## exp/violet
## fpga3
module fpga3(
    input [3:0] SW,
    input rot_A, input rot_B, input rot_dwn,
    input BTN0, input BTN1, input BTN2,
    input reset, input clk,
    output [7:0] LED,
	 output R, output G, output B,
	 output h_sync, output v_sync
    );
Size: about 5200 cells after synthesis, roughly 25 I/O pins.
==> flow/config.mk <==
export PLATFORM = sky130hd
export DESIGN_NAME = fpga3
export DESIGN_NICKNAME = fpga3
export VERILOG_FILES = /design/flow/design.v
export SDC_FILE = /design/flow/constraint.sdc
export NUM_CORES = 4
export LEC_CHECK = 0
export CAP_MARGIN = 25
export CELL_PAD_IN_SITES_GLOBAL_PLACEMENT = 3
export CORE_ASPECT_RATIO = 1.35
export CORE_MARGIN = 5
export CORE_UTILIZATION = 24
export CTS_CLUSTER_DIAMETER = 264
export CTS_CLUSTER_SIZE = 32
export GPL_ROUTABILITY_DRIVEN = 0
export GPL_TIMING_DRIVEN = 0
export MAX_ROUTING_LAYER = met4
export MIN_ROUTING_LAYER = met1
export PLACE_DENSITY = 0.61
export SETUP_SLACK_MARGIN = 5.0
export SLEW_MARGIN = 20
export TNS_END_PERCENT = 40
==> flow/constraint.sdc <==
create_clock -name core_clock -period 85.5 [get_ports {clk}]
set_input_delay 17.1000 -clock core_clock [delete_from_list [all_inputs] [get_ports {clk}]]
set_output_delay 17.1000 -clock core_clock [all_outputs]
set_load 0.01 [all_outputs]
run.sh (not shown) runs the stock make flow with config.mk's settings and CLKGATE_MAP_FILE=.
Here is what was changed in the inputs of exp/willow compared with exp/violet.
Settings: MIN_ROUTING_LAYER: met1 -> unset; MAX_ROUTING_LAYER: met4 -> unset; GPL_TIMING_DRIVEN: 0 -> unset; CORE_UTILIZATION: 24 -> 47; SETUP_SLACK_MARGIN: 5.0 -> unset; CORE_ASPECT_RATIO: 1.35 -> unset; CAP_MARGIN: 25 -> 20; CELL_PAD_IN_SITES_GLOBAL_PLACEMENT: 3 -> unset; TNS_END_PERCENT: 40 -> unset; PLACE_DENSITY: 0.61 -> unset; CORE_MARGIN: 5 -> 2; CTS_CLUSTER_SIZE: 32 -> unset; CTS_CLUSTER_DIAMETER: 264 -> unset; GPL_ROUTABILITY_DRIVEN: 0 -> unset; the clock period (ns, I/O delays scaled along): 85.5 -> 30.6.
Every stage of exp/willow finished as expected; the final checks, on the other hand, flagged negative setup slack, which means the layout fails.
Cmp exp/violet and exp/willow / area growth from synthesis to layout / lower: exp/violet
Higher non-clock buffer instance count of the final layout was reported by exp/willow, not exp/violet.
Length in cells of the worst reg-to-reg path (lower): exp/willow
Worst setup slack delta (exp/willow − exp/violet): unfavourable
On post-detailed-placement cell area, exp/willow tracks exp/violet almost exactly.
Between exp/violet and exp/willow, the flow reports total length of routed wires decreasing by more than 10%.
Between exp/willow and exp/violet, the hold slack does not differ in any meaningful way.
Relative to exp/violet, the buffer and inverter count on the worst path of exp/willow is higher by 1.
diff inputs: exp/willow => exp/cedar
Settings: ABC_AREA: unset -> 1; CORE_UTILIZATION: 47 -> 40; GPL_TIMING_DRIVEN: unset -> 0; the clock period (ns, I/O delays scaled along): 30.6 -> 50.0.
--- outcome ---
exp/cedar went all the way through the flow, and no timing, DRC or antenna check failed.
Going from exp/willow to exp/cedar, hold slack now sits lower; least setup slack across all paths after layout picked up an extra 3.80 ns; number of buffer cells added on primary ports level.
Between exp/willow and exp/cedar, the fraction of area in registers figures differ only marginally.
The first-pass detailed-route iteration total in exp/cedar sits 1 above the value recorded for exp/willow.
Between exp/cedar and exp/willow, it is exp/cedar whose share of synthesized cell area in and-or and or-and compound cells is lower, by 7.2 points.
Between exp/willow and exp/cedar, the maximum level of the CTS H-tree does not differ in any meaningful way.
Inputs modified between exp/cedar and exp/lagoon:
Settings: CORE_UTILIZATION: 40 -> 21; GPL_TIMING_DRIVEN: 0 -> unset; CELL_PAD_IN_SITES_GLOBAL_PLACEMENT: unset -> 3; TNS_END_PERCENT: unset -> 35; PLACE_DENSITY_LB_ADDON: unset -> 0.15; MAX_ROUTING_LAYER: unset -> met4; SLEW_MARGIN: 20 -> 15; CAP_MARGIN: 20 -> 0; GPL_ROUTABILITY_DRIVEN: unset -> 0.
==> comparison <==
Comparing exp/cedar and exp/lagoon, the higher core utilization at floorplan is on exp/cedar. Post-detailed-routing wire length, exp/lagoon vs exp/cedar: up by more than a quarter. exp/lagoon: fraction of met3 tracks used by global routing is 1.1 points lower than what exp/cedar reported. exp/lagoon against exp/cedar: met1 routed wirelength after detailed routing picked up an extra 46%, count of non-filler cells in the finished layout went up, design area moved up. Core utilization: exp/lagoon lower than exp/cedar.
The following lists how exp/ember was set up differently from exp/lagoon:
Settings: changing CAP_MARGIN from 0 to 20; removing ABC_AREA (formerly 1); removing MAX_ROUTING_LAYER (formerly met4); changing CORE_UTILIZATION from 21 to 68; changing CELL_PAD_IN_SITES_GLOBAL_PLACEMENT from 3 to 1; removing GPL_ROUTABILITY_DRIVEN (formerly 0).
[summary]
- The flow ran to completion for all of exp/lagoon and exp/ember but exp/ember, which stopped partway.
- 3_1_place_gp_skip_io: exp/ember exited with error
- As of exp/ember, cell area after synthesis had fallen by a few percent compared to exp/lagoon.
- Sequential share of the synthesized area delta (exp/lagoon -> exp/ember): insignificant
- Diff exp/lagoon -> exp/ember | number of cell rows | down by more than a quarter
- exp/ember ended up with a higher number of different library cells in the post-synthesis netlist than exp/lagoon did.
- exp/lagoon fits on a die that is larger than the die of exp/ember.

== alpha ==
fpga3 again, from the RTL that the note above started with.
make LEC_CHECK=0 ABC_AREA=1 CAP_MARGIN=20 CORE_MARGIN=2 CORE_UTILIZATION=72 CTS_CLUSTER_SIZE=72 PLACE_DENSITY_LB_ADDON=0.01 SETUP_SLACK_MARGIN=3.65 SLEW_MARGIN=20 finish   # period 12.4 ns
alpha ran in full, but the layout does not pass; the checks complain about setup timing.
## Diff of input files: beta against alpha
- setting CTS_CLUSTER_DIAMETER to 140 for the first time
- removing SETUP_SLACK_MARGIN (formerly 3.65)
- changing CAP_MARGIN from 20 to 5
- removing CTS_CLUSTER_SIZE (formerly 72)
- removing PLACE_DENSITY_LB_ADDON (formerly 0.01)
- changing the clock period (ns, I/O delays scaled along) from 12.4 to 27.0
Notes after the runs:
The final report for beta shows a completed flow and a layout that fails verification, specifically setup timing.
beta ends up with a critical path depth that is 3.9% higher than in alpha.
alpha → beta: met2 track utilization from global routing went down by 6.1 points; global-route track usage on met3 down 1.4 points.
Detailed placer's ending HPWL (beta vs. alpha) decreases by more than 10%
On number of sequential cells, alpha tracks beta almost exactly.
Total count of max-transition violations in the final report: alpha vs beta identical
The higher multi-input gate share of total cell area came out of beta.
Taking alpha as the reference, in beta total negative setup slack rose 12830 ps, hold slack did not really move.

fpga3 again, from the RTL that the note above started with.
clock: 52.9 ns
lec_check: 0
abc_area: 0
cap_margin: 20
cell_pad_in_sites_detail_placement: 1
cell_pad_in_sites_global_placement: 2
core_margin: 9
core_utilization: 40
cts_cluster_diameter: 328
gpl_routability_driven: 0
gpl_timing_driven: 0
slew_margin: 20
==> next run, changes <==
ABC_AREA = not set   (was 0)
CELL_PAD_IN_SITES_DETAIL_PLACEMENT = not set   (was 1)
CELL_PAD_IN_SITES_GLOBAL_PLACEMENT = not set   (was 2)
CORE_MARGIN = 2   (was 9)
CORE_UTILIZATION = 56   (was 40)
CTS_CLUSTER_DIAMETER = 332   (was 328)
CTS_CLUSTER_SIZE = 98   (was not set)
GPL_ROUTABILITY_DRIVEN = not set   (was 0)
GPL_TIMING_DRIVEN = not set   (was 0)
clock period = 30.6 ns   (was 52.9 ns; I/O delays follow)
Outcome: This time the run finished but failed the layout checks on negative setup slack. Die area goes down by 34%. Register-to-register slack loses 11 ns. Count of clock-buffer cells in the layout goes down by 3. Clock skew goes down by 0.0077 ns. Worst setup slack loses 2.2 ns. Wire length goes down by 11%. Sequential share of layout area hardly moves. Global-route usage goes up by 8.6 points.
==> next run, changes <==
CORE_UTILIZATION = 40   (was 56)
CTS_CLUSTER_DIAMETER = not set   (was 332)
CTS_CLUSTER_SIZE = not set   (was 98)
clock period = 50.0 ns   (was 30.6 ns; I/O delays follow)
Outcome: This time the run finished with timing, DRC and antenna clean; via count went down by 1.4%; worst setup slack gains 2.7 ns; register-to-register slack gains 9.9 ns; die size went up by 39%; worst hold slack loses 0.0093 ns; final area went down by 3.4%.

## garnet
Starting RTL as in the previous note.
make LEC_CHECK=0 ABC_AREA=0 CAP_MARGIN=20 CORE_ASPECT_RATIO=0.5 CORE_MARGIN=2 CORE_UTILIZATION=72 CTS_CLUSTER_SIZE=72 PLACE_DENSITY_LB_ADDON=0.01 SETUP_SLACK_MARGIN=3.65 SLEW_MARGIN=20 finish   # period 12.4 ns
garnet: flow complete, layout not clean; failing: setup timing
Setup changes, garnet to indigo
# garnet
export LEC_CHECK = 0
export ABC_AREA = 0
export CAP_MARGIN = 20
export CORE_ASPECT_RATIO = 0.5
export CORE_MARGIN = 2
export CORE_UTILIZATION = 72
export CTS_CLUSTER_SIZE = 72
export PLACE_DENSITY_LB_ADDON = 0.01
export SETUP_SLACK_MARGIN = 3.65
export SLEW_MARGIN = 20
create_clock -name core_clock -period 12.4 [get_ports {clk}]
# indigo
export LEC_CHECK = 0
export CAP_MARGIN = 20
export CORE_MARGIN = 2
export CORE_UTILIZATION = 40
export SLEW_MARGIN = 20
create_clock -name core_clock -period 48.5 [get_ports {clk}]
Results
Summary of garnet and indigo: one run falls short of a clean finish, namely garnet.
garnet finished all stages; however, its layout fails the closing checks, the failures being setup timing.
indigo reports a higher die height than garnet does.
[indigo] met3 routing resource usage after global routing fell 10 points relative to garnet
Diff garnet -> indigo: worst hold margin shrank by 0.0046 ns; number of non-filler instances in the completed layout held steady.
Row number of filler instances in the final layout: indigo higher / garnet lower
Comparing indigo with garnet, the number of failing hold endpoints at the final stage came out essentially unchanged.
Vias: indigo below garnet
Reported for garnet and indigo, post-synthesis cell area turned out identical to the last digit.
The run with more routed wire is garnet, not indigo.
Diff garnet and indigo: least setup slack across all paths after layout higher in indigo
Arrival time of data at the critical path endpoint ends up higher on indigo.
Relative to indigo, the following input files were edited for fjord:
# indigo
export LEC_CHECK = 0
export CAP_MARGIN = 20
export CORE_MARGIN = 2
export CORE_UTILIZATION = 40
export SLEW_MARGIN = 20
create_clock -name core_clock -period 48.5 [get_ports {clk}]
# fjord
export LEC_CHECK = 0
export CAP_MARGIN = 20
export CORE_MARGIN = 2
export CORE_UTILIZATION = 72
export CTS_CLUSTER_SIZE = 50
export PLACE_DENSITY_LB_ADDON = 0.01
export SETUP_SLACK_MARGIN = 4.75
export SLEW_MARGIN = 20
create_clock -name core_clock -period 16.8 [get_ports {clk}]
### Flow results
Complete run, failing final checks: fjord, reason setup timing.
indigo: flow completed, timing, DRC and antenna clean
The lower die area came out of fjord.
indigo → fjord: largest stage delay on the critical path decreased 0.32 ns; final area up 8.4%; total length of routed wires increased by 5.8% relative to the old numbers.
Relative to fjord, the following input files were edited for maple:
# fjord
export LEC_CHECK = 0
export CAP_MARGIN = 20
export CORE_MARGIN = 2
export CORE_UTILIZATION = 72
export CTS_CLUSTER_SIZE = 50
export PLACE_DENSITY_LB_ADDON = 0.01
export SETUP_SLACK_MARGIN = 4.75
export SLEW_MARGIN = 20
create_clock -name core_clock -period 16.8 [get_ports {clk}]
# maple
export LEC_CHECK = 0
export ABC_AREA = 1
export CAP_MARGIN = 20
export CORE_MARGIN = 2
export CORE_UTILIZATION = 72
export PLACE_DENSITY_LB_ADDON = 0.08
export SLEW_MARGIN = 20
create_clock -name core_clock -period 26.9 [get_ports {clk}]
==> results <==
- STATUS run=fjord STAGES=ALL_DONE FINAL_CHECKS=FAILED CAUSE=setup timing
- The final report for maple shows a completed flow and a layout that fails verification, specifically setup timing.
- maple against fjord: number of non-clock inverters saw an increase; aggregate routed wire length now sits higher; fraction of standard cell area that is sequential held steady; total routing usage reported by global routing now larger.
- maple vs. fjord: met1 routed wirelength after detailed routing saw an increase, largest stage delay on the critical path has remained practically unchanged.
- Looking only at count of unique library cells instantiated by Yosys, and setting everything else aside, the higher value of fjord and maple goes to fjord.
- Run comparison: maple cell with the biggest individual delay on the critical path sky130_fd_sc_hd__fa_1; fjord cell with the biggest individual delay on the critical path sky130_fd_sc_hd__fa_2
